===== config.mk =====
export PLATFORM = sky130hd
export DESIGN_NAME = top
export DESIGN_NICKNAME = top
export VERILOG_FILES = /design/flow/design.v
export SDC_FILE = /design/flow/constraint.sdc
export NUM_CORES = 4
export LEC_CHECK = 0
export CAP_MARGIN = 20
export CORE_MARGIN = 2
export CORE_UTILIZATION = 66
export CTS_CLUSTER_DIAMETER = 361
export CTS_CLUSTER_SIZE = 22
export SLEW_MARGIN = 20

===== constraint.sdc =====
create_clock -name core_clock -period 22.7 [get_ports {clk}]
set_input_delay 4.5400 -clock core_clock [delete_from_list [all_inputs] [get_ports {clk}]]
set_output_delay 4.5400 -clock core_clock [all_outputs]
set_load 0.01 [all_outputs]

===== design.v =====
`timescale 1ns/1ps
module top(
	input clk,
	input rst,
	input valid,
	input dir,
	input signed [31:0] n,
	output [31:0] zeroCount,
	output signed [31:0] xOut
);
	reg signed [31:0] xReg;
	wire signed [31:0] xNext;
	always @(posedge clk or posedge rst)begin
		if(rst) xReg<=32'sd50;
		else if(valid) xReg<=xNext;
	end
	assign xOut=xReg;
	wire signed[31:0] signedN;
	assign signedN=dir? n: -n;
	wire signed [31:0] addOut;
	wire signed [31:0] modOut;
	wire signed [31:0] normOut;
	wire zeroHit;
	adder uAdd(.a(xReg), .b(signedN), .sum(addOut));
	modulo uMod(.in(addOut), .out(modOut));
	normalize uNorm(.in(modOut), .out(normOut));
	comparator uCmp(.in(normOut), .zero(zeroHit));
	assign xNext=normOut;
	counter uCnt(
		.clk(clk),
		.rst(rst),
		.inc(valid&zeroHit),
		.count(zeroCount)
	);
endmodule
module adder(
	input signed [31:0] a,
	input signed [31:0] b,
	output signed [31:0] sum
);
	assign sum=a+b;
endmodule
module modulo(
	input signed [31:0] in,
	output signed [31:0] out
);
	assign out=in%100;
endmodule
module normalize(
	input signed [31:0] in,
	output signed [31:0] out
);
	assign out=(in<0)? (in+100): in;
endmodule
module comparator(
	input signed [31:0] in,
	output zero
);
	assign zero = (in==0);
endmodule
module counter(
	input clk,
	input rst,
	input inc,
	output reg [31:0] count
);
	always @(posedge clk or posedge rst)begin
		if(rst) count<=32'd0;
		else if(inc) count<=count+1;
	end
endmodule

===== run.sh =====
#!/bin/bash
# the make line also repeats each setting of config.mk as NAME=value (left out here)
make -C /OpenROAD-flow-scripts/flow DESIGN_CONFIG=/design/flow/config.mk WORK_HOME=/design/flow/orfs CLKGATE_MAP_FILE= finish

==> GITHUB_STEP_SUMMARY, run 1 <==
### Metrics collected by this job

| Metric | Value |
|---|---|
| Post-synth EDFFs | `0` |
| # Cells Yosys | `1730` |
| Cell with the most instances after synthesis | `nor2_1` |
| Post-synthesis cell area | `0.0136 mm^2` |
| Status | `aborted with a tool error` |
| Fail Step | `clock tree synthesis` |
| # port buffers | `99` |
| Die Width | `148 um` |
| Dominant comb cell | `AND-OR/OR-AND gates` |
| Synth async-reset ratio | `100%` |
| Tool Error | `[ERROR DPL-0038] Utilization greater than 100%, impossible to legalize` |
| Aoi share | `39.3%` |
| Biggest area cells | `dfrtp_1 (11%), a2111oi_4 (6.7%), xor2_1 (5.7%)` |
| Placed wire-length estimate | `53.3 mm` |
| Core area | `0.0202 mm^2` |
| Synth cell types | `141` |
| Average size of a mapped cell | `7.88 um^2` |
| Die H | `148 um` |
| GPL Wtd Cong | `0.980` |
| Post-synth seq share | `11.8%` |
| Multiplexer share | `3.22%` |
| Area leader share | `11.2%` |
| Num ports | `100` |
| Ys Warns | `2` |
| Die footprint | `0.0218 mm^2` |
| Most used flip-flop cell | `dfrtp_1` |
| Syn Nets | `1806` |
| Cell row count | `52` |
| XOR Share, Synth | `11.3%` |
| Yosys synthesis chip area | `0.0136 mm^2` |
| Registers, synthesis | `64` |
| FP Util | `67.4%` |
| Top cells by count | `nor2_1 (203), nand2_1 (131), a21oi_1 (113)` |
| Mapped Cells | `1730` |
| Adder share | `4.33%` |
| Yosys top cell by area | `dfrtp_1` |
| Synth Area in Simple Gates | `26.2%` |
-- metrics by stage --
step                instance area, um^2  instances  setup WS, ps  hold WS (ps)
floorplan                         14400       1730         -1410           504
detailed placement                19700       2601         -4250           503
global placement                  19700       2601         -2340           471
==> inputs of run 2 (changes only) <==
- ABC_AREA: default -> 1
- CORE_UTILIZATION: 66 -> 69
- CTS_CLUSTER_DIAMETER: 361 -> 250
- CTS_CLUSTER_SIZE: 22 -> 57
- PLACE_DENSITY: default -> 0.62
- clock period: 22.7 -> 24.8 ns (I/O delays scaled with it)
==> run 2 against run 1 <==
Now clean on timing, DRC and antenna. Die area is 7.9% lower. Synthesized area is 4.0% lower. Synthesized cell count is 22% higher.
==> GITHUB_STEP_SUMMARY, run 2 <==
## Implementation flow summary

| Metric | Value |
|---|---|
| RSZ-0062 raised after global routing | `true` |
| CTS tree | `done` |
| Hold Path Depth | `2` |
| Die footprint | `0.0201 mm^2` |
| Setup-failing EPs final | `0` |
| Clk sinks | `64` |
| # Cells Yosys | `2118` |
| Worst r2r path cells | `142` |
| XOR Share, Synth | `6.95%` |
| Class of the worst hold path | `reg2reg` |
| Most Frequent Cell on Critical Path | `nand2_4` |
| ANT nets after route | `0` |
| CP max stage delay | `490 ps` |
| CP max FO | `35` |
| Post-synthesis cell area | `0.0131 mm^2` |
| FP Util | `70.2%` |
| H-tree level count | `3` |
| Final Instance Area | `0.0145 mm^2` |
| Synth async-reset ratio | `100%` |
| Setup crit end | `uCnt.count[6]` |
| Core area | `0.0186 mm^2` |
| Critical path launch point | `n[0]` |
| OpenROAD warnings | `32` |
| FMAX | `0.0433 GHz` |
| Crit path max-delay family | `simple AND/OR/NAND/NOR gates` |
| Top cells by count | `nand2_1 (574), inv_1 (258), nand2_2 (185)` |
| Max-Cap Viols | `0` |
| Worst R2R Start | `xReg[0]` |
| Cts hold-fix bufs | `0` |
| Hold path endpoint | `xReg[4]` |
| Most used flip-flop cell | `dfrtp_1` |
| Max clock buf depth | `2` |
| Nets | `2280` |
| Total gr overflow | `0` |
| Worst R2R End | `uCnt.count[6]` |
| Worst-Skew Late Latency | `340 ps` |
| Worst hold path startpoint | `xReg[4]` |
| Synth cell types | `60` |
| Largest net degree at the start of global routing | `65` |
| GRT Total Usage | `32.5%` |
| Setup WS pre-CTS | `1390 ps` |
| Clock slew at reported path FFs | `60 ps` |
| Worst EP required | `25030 ps` |
| Multiplexer share | `0%` |
| Critical path launch point type | `primary input` |
| Initial DRC Count | `1047` |
| Critical path's slowest cell | `nand4_4` |
| DR vias/cell | `5.59` |
| Diode count | `0` |
| Critical path class | `in2reg` |
| DR pass1 iterations | `6` |
| Via count | `13.7k` |
| Synth Area in Simple Gates | `58.8%` |
| Num ports | `100` |
| Yosys top cell by area | `nand2_1` |
| Dominant comb cell | `simple AND/OR/NAND/NOR gates` |
| Final hold vios | `0` |
| Biggest area cells | `nand2_1 (16%), dfrtp_1 (12%), nand2_2 (8.8%)` |
| Worst slew pin tran | `992 ps` |
| Ys Warns | `2` |
| Clock buffer count from CTS | `9` |
| Final slew viol count | `0` |
| Setup Skew | `9.08 ps` |
| Period utilisation layout | `93.2%` |
| Fillers | `1452` |
| Cell row count | `50` |
| CP Capture Type | `register` |
| Aoi share | `6.82%` |
| Die H | `142 um` |
| Crit path DAT | `23350 ps` |
| Area Overhead vs Synth | `10.7%` |
| Initial antenna violation count | `0` |
| First-pass GRT wire length | `55.7 mm` |
| Status | `finished clean` |
| Registers, synthesis | `64` |
| Final WL | `33.0 mm` |
| Placed wire-length estimate | `26.5 mm` |
| CP Depth | `150` |
| Vias in the first global route | `12.5k` |
| Reg2Reg Setup Slack | `8050 ps` |
| WL/cell | `13.5 um` |
| Adder share | `3.88%` |
| Clock root buffer | `clkbuf_16` |
| Area after DPL | `0.0142 mm^2` |
| Worst slew margin | `33.5%` |
| # port buffers | `99` |
| DRC viols | `0` |
| Critical path buffers and inverters | `9` |
| Mapped Cells | `2118` |
| Yosys synthesis chip area | `0.0131 mm^2` |
| Cell with the most instances after synthesis | `nand2_1` |
| Final setup margin | `1680 ps` |
| Fin crit period | `23120 ps` |
| Die Width | `142 um` |
| GPL Wtd Cong | `0.987` |
| Average size of a mapped cell | `6.18 um^2` |
| Area leader share | `16.5%` |
| Post-synth EDFFs | `0` |
| Syn Nets | `2194` |
| Post-synth seq share | `12.3%` |
run 2: cell type report:
| cell class | instances | area (um^2) | area share (%) |
|---|---|---|---|
| Tap cell | 234 | 293 | 2.02 |
| Multi-Input combinational cell | 1707 | 10000 | 69.1 |
| Clock inverter | 7 | 103 | 0.707 |
| Timing Repair Buffer | 101 | 1010 | 6.94 |
| Clock buffer | 9 | 225 | 1.55 |
| Inverter | 321 | 1250 | 8.60 |
| Sequential cell | 64 | 1610 | 11.1 |
run 2: stage by stage:
| stage | hold slack [ps] | cells | util (%) | setup TNS [ps] |
|---|---|---|---|---|
| finish | 523 | 2443 | 77.8 | 0 |
| global route | 537 | 2443 | 77.8 | -40.7 |
| CTS | 518 | 2442 | 77.8 | 0 |
| detailed placement | 502 | 2426 | 76.0 | 0 |
| global placement | 497 | 2426 | 76.0 | 0 |
| floorplan | 498 | 2118 | - | 0 |
run 2: what timing repair did:
item                       in CTS  in global routing
resized                         0                  0
buffers inserted                0                  0
setup endpoints to repair       0                 32
run 2: layer usage:
metal | vias up | part of all wire, % | track usage, %
li1 | 6927 | - | -
met3 | 47 | 6.2 | 3.88
met1 | 6215 | 47 | 44.9
met4 | 0 | 1.7 | 8.68
met2 | 463 | 45 | 53.9
met5 | - | 0 | 0
==> inputs of run 3 (changes only) <==
- CORE_ASPECT_RATIO: default -> 1.78
- CORE_UTILIZATION: 69 -> 71
- CTS_CLUSTER_DIAMETER: 250 -> 195
- CTS_CLUSTER_SIZE: 57 -> 31
- HOLD_SLACK_MARGIN: default -> -0.1
- PLACE_DENSITY: 0.62 -> default
- SETUP_SLACK_MARGIN: default -> -0.3
- TNS_END_PERCENT: default -> 35
- clock period: 24.8 -> 21.2 ns (I/O delays scaled with it)
==> run 3 against run 2 <==
The flow now stops in global routing. Die area fell by 2.5%. Synthesized area stayed put. Synthesized cell count is the same.
==> GITHUB_STEP_SUMMARY, run 3 <==
### Metrics collected by this job

| Metric | Value |
|---|---|
| Die H | `185 um` |
| H-tree level count | `3` |
| # port buffers | `99` |
| XOR Share, Synth | `6.95%` |
| Biggest area cells | `nand2_1 (16%), dfrtp_1 (12%), nand2_2 (8.8%)` |
| Cts hold-fix bufs | `0` |
| GPL Wtd Cong | `0.990` |
| Die footprint | `0.0196 mm^2` |
| Area leader share | `16.5%` |
| Top cells by count | `nand2_1 (574), inv_1 (258), nand2_2 (185)` |
| Fail Step | `global routing` |
| Max clock buf depth | `2` |
| Post-synth EDFFs | `0` |
| Post-synthesis cell area | `0.0131 mm^2` |
| Post-CTS Setup Repair Bufs | `0` |
| GRT Total Usage | `58.8%` |
| Most used flip-flop cell | `dfrtp_1` |
| Num ports | `100` |
| Registers, synthesis | `64` |
| Clock root buffer | `clkbuf_16` |
| Placed wire-length estimate | `30.5 mm` |
| Syn Nets | `2194` |
| Die Width | `106 um` |
| Ys Warns | `2` |
| Dominant comb cell | `simple AND/OR/NAND/NOR gates` |
| Yosys top cell by area | `nand2_1` |
| Cell row count | `66` |
| Total gr overflow | `4` |
| Synth async-reset ratio | `100%` |
| Post-synth seq share | `12.3%` |
| Multiplexer share | `0%` |
| Clock buffer count from CTS | `9` |
| Average size of a mapped cell | `6.18 um^2` |
| # Cells Yosys | `2118` |
| Clk sinks | `64` |
| Core area | `0.0182 mm^2` |
| Status | `aborted with a tool error` |
| Yosys synthesis chip area | `0.0131 mm^2` |
| Aoi share | `6.82%` |
| Tool Error | `[ERROR GRT-0232] Routing congestion too high. Check the congestion heatmap in the GUI.` |
| Mapped Cells | `2118` |
| Synth Area in Simple Gates | `58.8%` |
| Cell with the most instances after synthesis | `nand2_1` |
| FP Util | `72.1%` |
| Adder share | `3.88%` |
| Synth cell types | `60` |
==> run 3: per-layer routing <==
metal	overflow	global-route usage (%)
met4	1	58.4
met1	0	54.9
met3	0	29.1
met5	0	5.82
met2	3	90.5
==> run 3: through the flow <==
| stage | util, % | worst slack [ps] | std cells | area (um^2) |
|---|---|---|---|---|
| after floorplan | - | 2210 | 2118 | 13100 |
| after global placement | 79.3 | -16.4 | 2455 | 14400 |
| after detailed placement | 79.3 | -713 | 2455 | 14400 |
| after CTS | 80.9 | -207 | 2471 | 14700 |
==> run 3: timing repair <==
item,4_1_cts
endpoints found under the setup margin,32
endpoints found under the hold margin,0
gates resized,4
pin swaps,0
==> inputs of run 4 (changes only) <==
- CORE_ASPECT_RATIO: 1.78 -> default
- CORE_UTILIZATION: 71 -> 69
- CTS_CLUSTER_DIAMETER: 195 -> 400
- CTS_CLUSTER_SIZE: 31 -> 99
- HOLD_SLACK_MARGIN: -0.1 -> default
- PLACE_DENSITY: default -> 0.37
- SETUP_SLACK_MARGIN: -0.3 -> default
- TNS_END_PERCENT: 35 -> 5
- clock period: 21.2 -> 18.8 ns (I/O delays scaled with it)
==> run 4 against run 3 <==
The run again fails in global routing. Die area grew 2.6%. Synthesized area is the same. Synthesized cell count is the same.
==> GITHUB_STEP_SUMMARY, run 4 <==
### Metrics collected by this job

| Metric | Value |
|---|---|
| Aoi share | `6.82%` |
| Most used flip-flop cell | `dfrtp_1` |
| Fail Step | `global routing` |
| Core area | `0.0186 mm^2` |
| Cell row count | `50` |
| H-tree level count | `3` |
| Post-synth EDFFs | `0` |
| Multiplexer share | `0%` |
| Synth Area in Simple Gates | `58.8%` |
| Die H | `142 um` |
| Post-synth seq share | `12.3%` |
| Clock root buffer | `clkbuf_16` |
| Adder share | `3.88%` |
| Clk sinks | `64` |
| Top cells by count | `nand2_1 (574), inv_1 (258), nand2_2 (185)` |
| Yosys top cell by area | `nand2_1` |
| # Cells Yosys | `2118` |
| Average size of a mapped cell | `6.18 um^2` |
| XOR Share, Synth | `6.95%` |
| Die Width | `142 um` |
| Cell with the most instances after synthesis | `nand2_1` |
| Syn Nets | `2194` |
| # port buffers | `99` |
| Status | `aborted with a tool error` |
| Yosys synthesis chip area | `0.0131 mm^2` |
| Synth cell types | `60` |
| Num ports | `100` |
| Max clock buf depth | `2` |
| Ys Warns | `2` |
| Dominant comb cell | `simple AND/OR/NAND/NOR gates` |
| Clock buffer count from CTS | `9` |
| Area leader share | `16.5%` |
| Die footprint | `0.0201 mm^2` |
| GPL Wtd Cong | `0.965` |
| Mapped Cells | `2118` |
| FP Util | `70.2%` |
| Post-synthesis cell area | `0.0131 mm^2` |
| Placed wire-length estimate | `31.4 mm` |
| Tool Error | `[ERROR DPL-0038] Utilization greater than 100%, impossible to legalize` |
| Registers, synthesis | `64` |
| Biggest area cells | `nand2_1 (16%), dfrtp_1 (12%), nand2_2 (8.8%)` |
| Synth async-reset ratio | `100%` |
-- run 4: timing repair --
action,4_1_cts
pin swaps,30
gates resized,101
setup endpoints to repair,62
hold buffers,0
setup buffers,16
gates cloned,2
-- run 4: stage by stage --
step / cell area [um^2] / util [%] / std cells / setup WS (ps)
after CTS: 17400 / 93.4 / 2760 / -1350
after global placement: 16500 / 88.4 / 2726 / -1060
after floorplan: 13100 / - / 2118 / 287
after detailed placement: 16500 / 88.4 / 2726 / -1990
==> inputs of run 5 (changes only) <==
- ABC_AREA: 1 -> default
- CORE_UTILIZATION: 69 -> 58
- CTS_CLUSTER_DIAMETER: 400 -> default
- CTS_CLUSTER_SIZE: 99 -> default
- PLACE_DENSITY: 0.37 -> default
- SETUP_SLACK_MARGIN: default -> 4.76
- TNS_END_PERCENT: 5 -> default
- clock period: 18.8 -> 18.2 ns (I/O delays scaled with it)
==> run 5 against run 4 <==
The run again fails in global routing. Synthesized cell count fell by 18%. Die area increased by 23%. Synthesized area grew 4.1%.
==> GITHUB_STEP_SUMMARY, run 5 <==
### Metrics collected by this job

| Metric | Value |
|---|---|
| Biggest area cells | `dfrtp_1 (11%), a2111oi_4 (6.7%), xor2_1 (5.7%)` |
| Tool Error | `[ERROR GRT-0116] Global routing finished with congestion. Check the congestion regions in the DRC Viewer.` |
| H-tree level count | `3` |
| Area leader share | `11.2%` |
| Die Width | `157 um` |
| Registers, synthesis | `64` |
| XOR Share, Synth | `11.3%` |
| Cell with the most instances after synthesis | `nor2_1` |
| Core area | `0.0233 mm^2` |
| Cts hold-fix bufs | `0` |
| Die H | `157 um` |
| Clock root buffer | `clkbuf_16` |
| Mapped Cells | `1730` |
| GPL Wtd Cong | `0.952` |
| Clock buffer count from CTS | `9` |
| Most used flip-flop cell | `dfrtp_1` |
| Multiplexer share | `3.22%` |
| Yosys top cell by area | `dfrtp_1` |
| Clk sinks | `64` |
| Top cells by count | `nor2_1 (203), nand2_1 (131), a21oi_1 (113)` |
| Syn Nets | `1806` |
| Fail Step | `global routing` |
| Placed insts | `2710` |
| Ys Warns | `2` |
| GRT Total Usage | `84.2%` |
| Dominant comb cell | `AND-OR/OR-AND gates` |
| Aoi share | `39.3%` |
| Die footprint | `0.0248 mm^2` |
| Synth cell types | `141` |
| Placed wire-length estimate | `42.5 mm` |
| Area after DPL | `0.0202 mm^2` |
| Num ports | `100` |
| Post-synth seq share | `11.8%` |
| Post-synthesis cell area | `0.0136 mm^2` |
| Synth async-reset ratio | `100%` |
| Total gr overflow | `218` |
| Max clock buf depth | `2` |
| Yosys synthesis chip area | `0.0136 mm^2` |
| # Cells Yosys | `1730` |
| Average size of a mapped cell | `7.88 um^2` |
| FP Util | `58.6%` |
| Cell row count | `56` |
| Adder share | `4.33%` |
| Post-synth EDFFs | `0` |
| # port buffers | `99` |
| Synth Area in Simple Gates | `26.2%` |
| Status | `aborted with a tool error` |
run 5: repair_timing:
| action | 4_1_cts |
|---|---|
| pin swaps | 198 |
| gates resized | 290 |
| endpoints found under the setup margin | 62 |
| buffers inserted | 91 |
| endpoints found under the hold margin | 0 |
| gates cloned | 2 |
run 5: routing by layer:
layer,overflow,GRT usage (%)
met5,2,32.3
met4,98,89.4
met3,2,70.7
met2,110,98.5
met1,6,83.2
run 5: metrics by stage:
step / setup slack (ps) / TNS [ps] / hold slack (ps) / utilization, %
detailed placement: -6880 / -397030 / 480 / 86.9
CTS: -5640 / -328980 / 491 / 96.8
floorplan: -5010 / -288640 / 504 / -
global placement: -5970 / -351690 / 460 / 86.9
==> inputs of run 6 (changes only) <==
- CORE_UTILIZATION: 58 -> 69
- MAX_ROUTING_LAYER: default -> met4
- PLACE_DENSITY: default -> 0.62
- SETUP_SLACK_MARGIN: 4.76 -> default
- TNS_END_PERCENT: default -> 5
- clock period: 18.2 -> 29.1 ns (I/O delays scaled with it)
==> run 6 against run 5 <==
Die area decreased by 16%. Synthesized cell count unchanged. Synthesized area unchanged. The run now finishes clean.
==> GITHUB_STEP_SUMMARY, run 6 <==
## Implementation flow summary

| Metric | Value |
|---|---|
| CP Depth | `83` |
| Die footprint | `0.0209 mm^2` |
| DR vias/cell | `7.26` |
| Aoi share | `39.3%` |
| Clock buffer count from CTS | `9` |
| Die Width | `145 um` |
| CTS tree | `done` |
| Worst R2R Start | `xReg[1]` |
| Multiplexer share | `3.22%` |
| Crit path DAT | `28620 ps` |
| Critical path class | `in2reg` |
| CP Capture Type | `register` |
| Average size of a mapped cell | `7.88 um^2` |
| Adder share | `4.33%` |
| Critical path's slowest cell | `or4_4` |
| Final slew viol count | `0` |
| Mapped Cells | `1730` |
| Hold path endpoint | `uCnt.count[10]` |
| Max clock buf depth | `2` |
| Num ports | `100` |
| FP Util | `70.3%` |
| DR pass1 iterations | `6` |
| Critical path launch point type | `primary input` |
| Placed wire-length estimate | `31.3 mm` |
| Post-synthesis cell area | `0.0136 mm^2` |
| FMAX | `0.0352 GHz` |
| Via count | `15.4k` |
| Initial DRC Count | `1507` |
| DRC viols | `0` |
| # Cells Yosys | `1730` |
| Total gr overflow | `0` |
| Worst EP required | `29300 ps` |
| Largest net degree at the start of global routing | `65` |
| Crit path max-delay family | `AND-OR/OR-AND gates` |
| WL/cell | `21.4 um` |
| Cell with the most instances after synthesis | `nor2_1` |
| Synth Area in Simple Gates | `26.2%` |
| Final WL | `45.5 mm` |
| Worst hold path startpoint | `uCnt.count[10]` |
| Critical path launch point | `n[5]` |
| Final hold vios | `0` |
| Setup-failing EPs final | `0` |
| XOR Share, Synth | `11.3%` |
| Ys Warns | `2` |
| GRT Total Usage | `41.8%` |
| Syn Nets | `1806` |
| Area leader share | `11.2%` |
| ANT nets after route | `0` |
| Worst slew pin tran | `1120 ps` |
| Setup Skew | `10.6 ps` |
| Worst R2R End | `uCnt.count[13]` |
| Core area | `0.0194 mm^2` |
| Final setup margin | `680 ps` |
| Most used flip-flop cell | `dfrtp_1` |
| H-tree level count | `3` |
| Setup WS pre-CTS | `-212 ps` |
| Synth async-reset ratio | `100%` |
| Cts hold-fix bufs | `0` |
| Hold Path Depth | `1` |
| Class of the worst hold path | `reg2reg` |
| GPL Wtd Cong | `0.987` |
| Clk sinks | `64` |
| Reg2Reg Setup Slack | `7000 ps` |
| Yosys top cell by area | `dfrtp_1` |
| Initial antenna violation count | `2` |
| Top cells by count | `nor2_1 (203), nand2_1 (131), a21oi_1 (113)` |
| Worst slew margin | `24.9%` |
| Status | `finished clean` |
| Registers, synthesis | `64` |
| Period utilisation layout | `97.7%` |
| Cell row count | `51` |
| Dominant comb cell | `AND-OR/OR-AND gates` |
| Setup crit end | `uCnt.count[13]` |
| Vias in the first global route | `14.1k` |
| Fin crit period | `28420 ps` |
| Post-synth seq share | `11.8%` |
| Die H | `145 um` |
| CP max FO | `13` |
| Nets | `1930` |
| OpenROAD warnings | `32` |
| Max-Cap Viols | `0` |
| Yosys synthesis chip area | `0.0136 mm^2` |
| Area Overhead vs Synth | `17.8%` |
| Most Frequent Cell on Critical Path | `o21ai_1` |
| Post-synth EDFFs | `0` |
| Clock slew at reported path FFs | `60 ps` |
| Worst-Skew Late Latency | `340 ps` |
| CP max stage delay | `620 ps` |
| First-pass GRT wire length | `69.8 mm` |
| # port buffers | `99` |
| Worst r2r path cells | `79` |
| Final core occ | `82.8%` |
| Synth cell types | `141` |
| Clock root buffer | `clkbuf_16` |
| Critical path buffers and inverters | `5` |
| Biggest area cells | `dfrtp_1 (11%), a2111oi_4 (6.7%), xor2_1 (5.7%)` |
[run 6: timing repair]
item	4_1_cts	5_1_grt
endpoints found under the setup margin	16	62
hold endpoints to repair	0	0
resized	2	84
buffers inserted	0	19
pin swaps	0	16
[run 6: final cells by class]
| class | count | area (um^2) |
|---|---|---|
| clock buffer | 10 | 239 |
| fill | 1238 | 3330 |
| timing repair buffer | 180 | 1650 |
| tap | 265 | 332 |
| multi-input combinational | 1564 | 12000 |
| sequential | 64 | 1610 |
| clock inverter | 6 | 68.8 |
| inverter | 35 | 131 |
| antenna | 3 | 7.51 |
[run 6: metal layers]
| metal | up-vias | global-route usage [%] | part of all wire (%) | routed length [um] |
|---|---|---|---|---|
| met5 | - | - | 0 | 0 |
| met3 | 251 | 7.05 | 8.5 | 3890 |
| met2 | 938 | 68.3 | 47 | 21500 |
| li1 | 6956 | - | - | - |
| met4 | 0 | 21.3 | 5.6 | 2560 |
| met1 | 7300 | 49.6 | 39 | 17600 |
[run 6: through the flow]
| step | area [um^2] | TNS [ps] | hold WS (ps) | cells |
|---|---|---|---|---|
| CTS | 15400 | 0 | 503 | 2105 |
| detailed placement | 15100 | -4250 | 476 | 2089 |
| finish | 16100 | 0 | 506 | 2127 |
| floorplan | 13600 | 0 | 504 | 1730 |
| global placement | 15100 | 0 | 459 | 2089 |
| global route | 16100 | -5710 | 530 | 2127 |
==> inputs of run 7 (changes only) <==
- CAP_MARGIN: 20 -> 10
- CORE_ASPECT_RATIO: default -> 0.94
- CORE_MARGIN: 2 -> 5
- CORE_UTILIZATION: 69 -> 37
- CTS_CLUSTER_DIAMETER: default -> 43
- GPL_TIMING_DRIVEN: default -> 1
- MIN_ROUTING_LAYER: default -> met2
- PLACE_DENSITY: 0.62 -> default
- clock period: 29.1 -> 34.0 ns (I/O delays scaled with it)
==> run 7 against run 6 <==
Count of clock-buffer cells in the layout grew 2. First-iteration DRC count grew to 2.6 times the previous value. Largest cell class unchanged. Design area shrank 3.7%.
==> GITHUB_STEP_SUMMARY, run 7 <==
## Implementation flow summary

| Metric | Value |
|---|---|
| Status | `finished clean` |
| Critical path launch point type | `primary input` |
| Vias in the first global route | `20.9k` |
| CTS tree | `done` |
| Num ports | `100` |
| DRC viols | `0` |
| Setup TNS | `0 ps` |
| Clock buffer count from CTS | `9` |
| Dominant comb cell | `AND-OR/OR-AND gates` |
| Crit path max-delay family | `AND-OR/OR-AND gates` |
| Adder share | `4.33%` |
| Hold path endpoint | `uCnt.count[10]` |
| Worst EP required | `34220 ps` |
| Initial DRC Count | `3937` |
| Biggest area cells | `dfrtp_1 (11%), a2111oi_4 (6.7%), xor2_1 (5.7%)` |
| Top cells by count | `nor2_1 (203), nand2_1 (131), a21oi_1 (113)` |
| Critical path's slowest cell | `a2111oi_0` |
| Post-synthesis cell area | `0.0136 mm^2` |
| Class of the worst hold path | `reg2reg` |
| Worst R2R End | `uCnt.count[1]` |
| Synth cell types | `141` |
| DR vias/cell | `8.57` |
| Aoi share | `39.3%` |
| Final WL | `44.8 mm` |
| # port buffers | `99` |
| Worst r2r path cells | `75` |
| Setup-failing EPs final | `0` |
| CP max FO | `14` |
| Synth async-reset ratio | `100%` |
| Period utilisation layout | `94.6%` |
| Max-Cap Viols | `0` |
| Clock root buffer | `clkbuf_16` |
| Hold Path Depth | `1` |
| GPL Wtd Cong | `1.09` |
| Ys Warns | `2` |
| Worst slew pin tran | `1120 ps` |
| Via count | `19.6k` |
| Cell with the most instances after synthesis | `nor2_1` |
| Critical path class | `in2reg` |
| Final slew viol count | `0` |
| Synth Area in Simple Gates | `26.2%` |
| Max clock buf depth | `2` |
| Syn Nets | `1806` |
| GRT Total Usage | `33.4%` |
| Final hold vios | `0` |
| Average size of a mapped cell | `7.88 um^2` |
| Most used flip-flop cell | `dfrtp_1` |
| Setup Skew | `4.55 ps` |
| Initial antenna violation count | `0` |
| Core area | `0.0366 mm^2` |
| Area after DPL | `0.0151 mm^2` |
| ANT nets after route | `0` |
| Post-synth seq share | `11.8%` |
| Crit path DAT | `32390 ps` |
| CP Depth | `80` |
| # Cells Yosys | `1730` |
| Clock slew at reported path FFs | `60 ps` |
| Largest net degree at the start of global routing | `65` |
| CP max stage delay | `690 ps` |
| Placed wire-length estimate | `33.2 mm` |
| Yosys synthesis chip area | `0.0136 mm^2` |
| WL/cell | `19.5 um` |
| CP Capture Type | `register` |
| Cell row count | `68` |
| Reg2Reg Setup Slack | `9380 ps` |
| OpenROAD warnings | `29` |
| Final setup margin | `1840 ps` |
| Post-synth EDFFs | `0` |
| Clk sinks | `64` |
| H-tree level count | `3` |
| Worst hold path startpoint | `uCnt.count[10]` |
| Area Overhead vs Synth | `13.4%` |
| First-pass GRT wire length | `73.2 mm` |
| Total gr overflow | `0` |
| Registers, synthesis | `64` |
| Setup WS pre-CTS | `1460 ps` |
| FMAX | `0.0311 GHz` |
| XOR Share, Synth | `11.3%` |
| Die footprint | `0.0408 mm^2` |
| Setup crit end | `uCnt.count[1]` |
| Yosys top cell by area | `dfrtp_1` |
| Critical path buffers and inverters | `2` |
| Mapped Cells | `1730` |
| Worst R2R Start | `xReg[1]` |
| Nets | `1869` |
| DR pass1 iterations | `15` |
| Final Instance Area | `0.0155 mm^2` |
| Fin crit period | `32160 ps` |
| RSZ-0062 raised after global routing | `false` |
| Die Width | `208 um` |
| Worst-Skew Late Latency | `340 ps` |
| FP Util | `37.3%` |
| Critical path launch point | `n[5]` |
| Post-CTS Setup Repair Bufs | `0` |
| Multiplexer share | `3.22%` |
| Most Frequent Cell on Critical Path | `nand2_1` |
| Die H | `196 um` |
| Worst slew margin | `24.9%` |
| Area leader share | `11.2%` |
[run 7: area by class of cell]
class                      instances  area (um^2)
fill                            3711        21100
timing repair buffer             119         1160
inverter                          35          131
multi-input combinational       1564        11600
sequential                        64         1610
antenna                            2         5.00
tap                              490          613
clock buffer                      12          256
clock inverter                     4         51.3
[run 7: stage by stage]
step	cells	hold slack [ps]	utilization, %
3_3_place_gp	2272	475	41.2
2_1_floorplan	1730	504	-
6_report	2290	488	42.3
3_5_place_dp	2272	480	41.2
5_1_grt	2288	532	42.3
4_1_cts	2288	492	42.0
[run 7: per-layer routing]
metal	vias to the layer above	GRT usage, %	wire, um
met2	5355	39.0	21400
met3	654	45.5	19400
met4	0	3.87	3980
met5	-	-	0
met1	6862	-	0
li1	6760	-	-
[run 7: timing repair]
item,4_1_cts,5_1_grt
hold buffers,0,0
gates resized,0,14
setup endpoints to repair,0,52
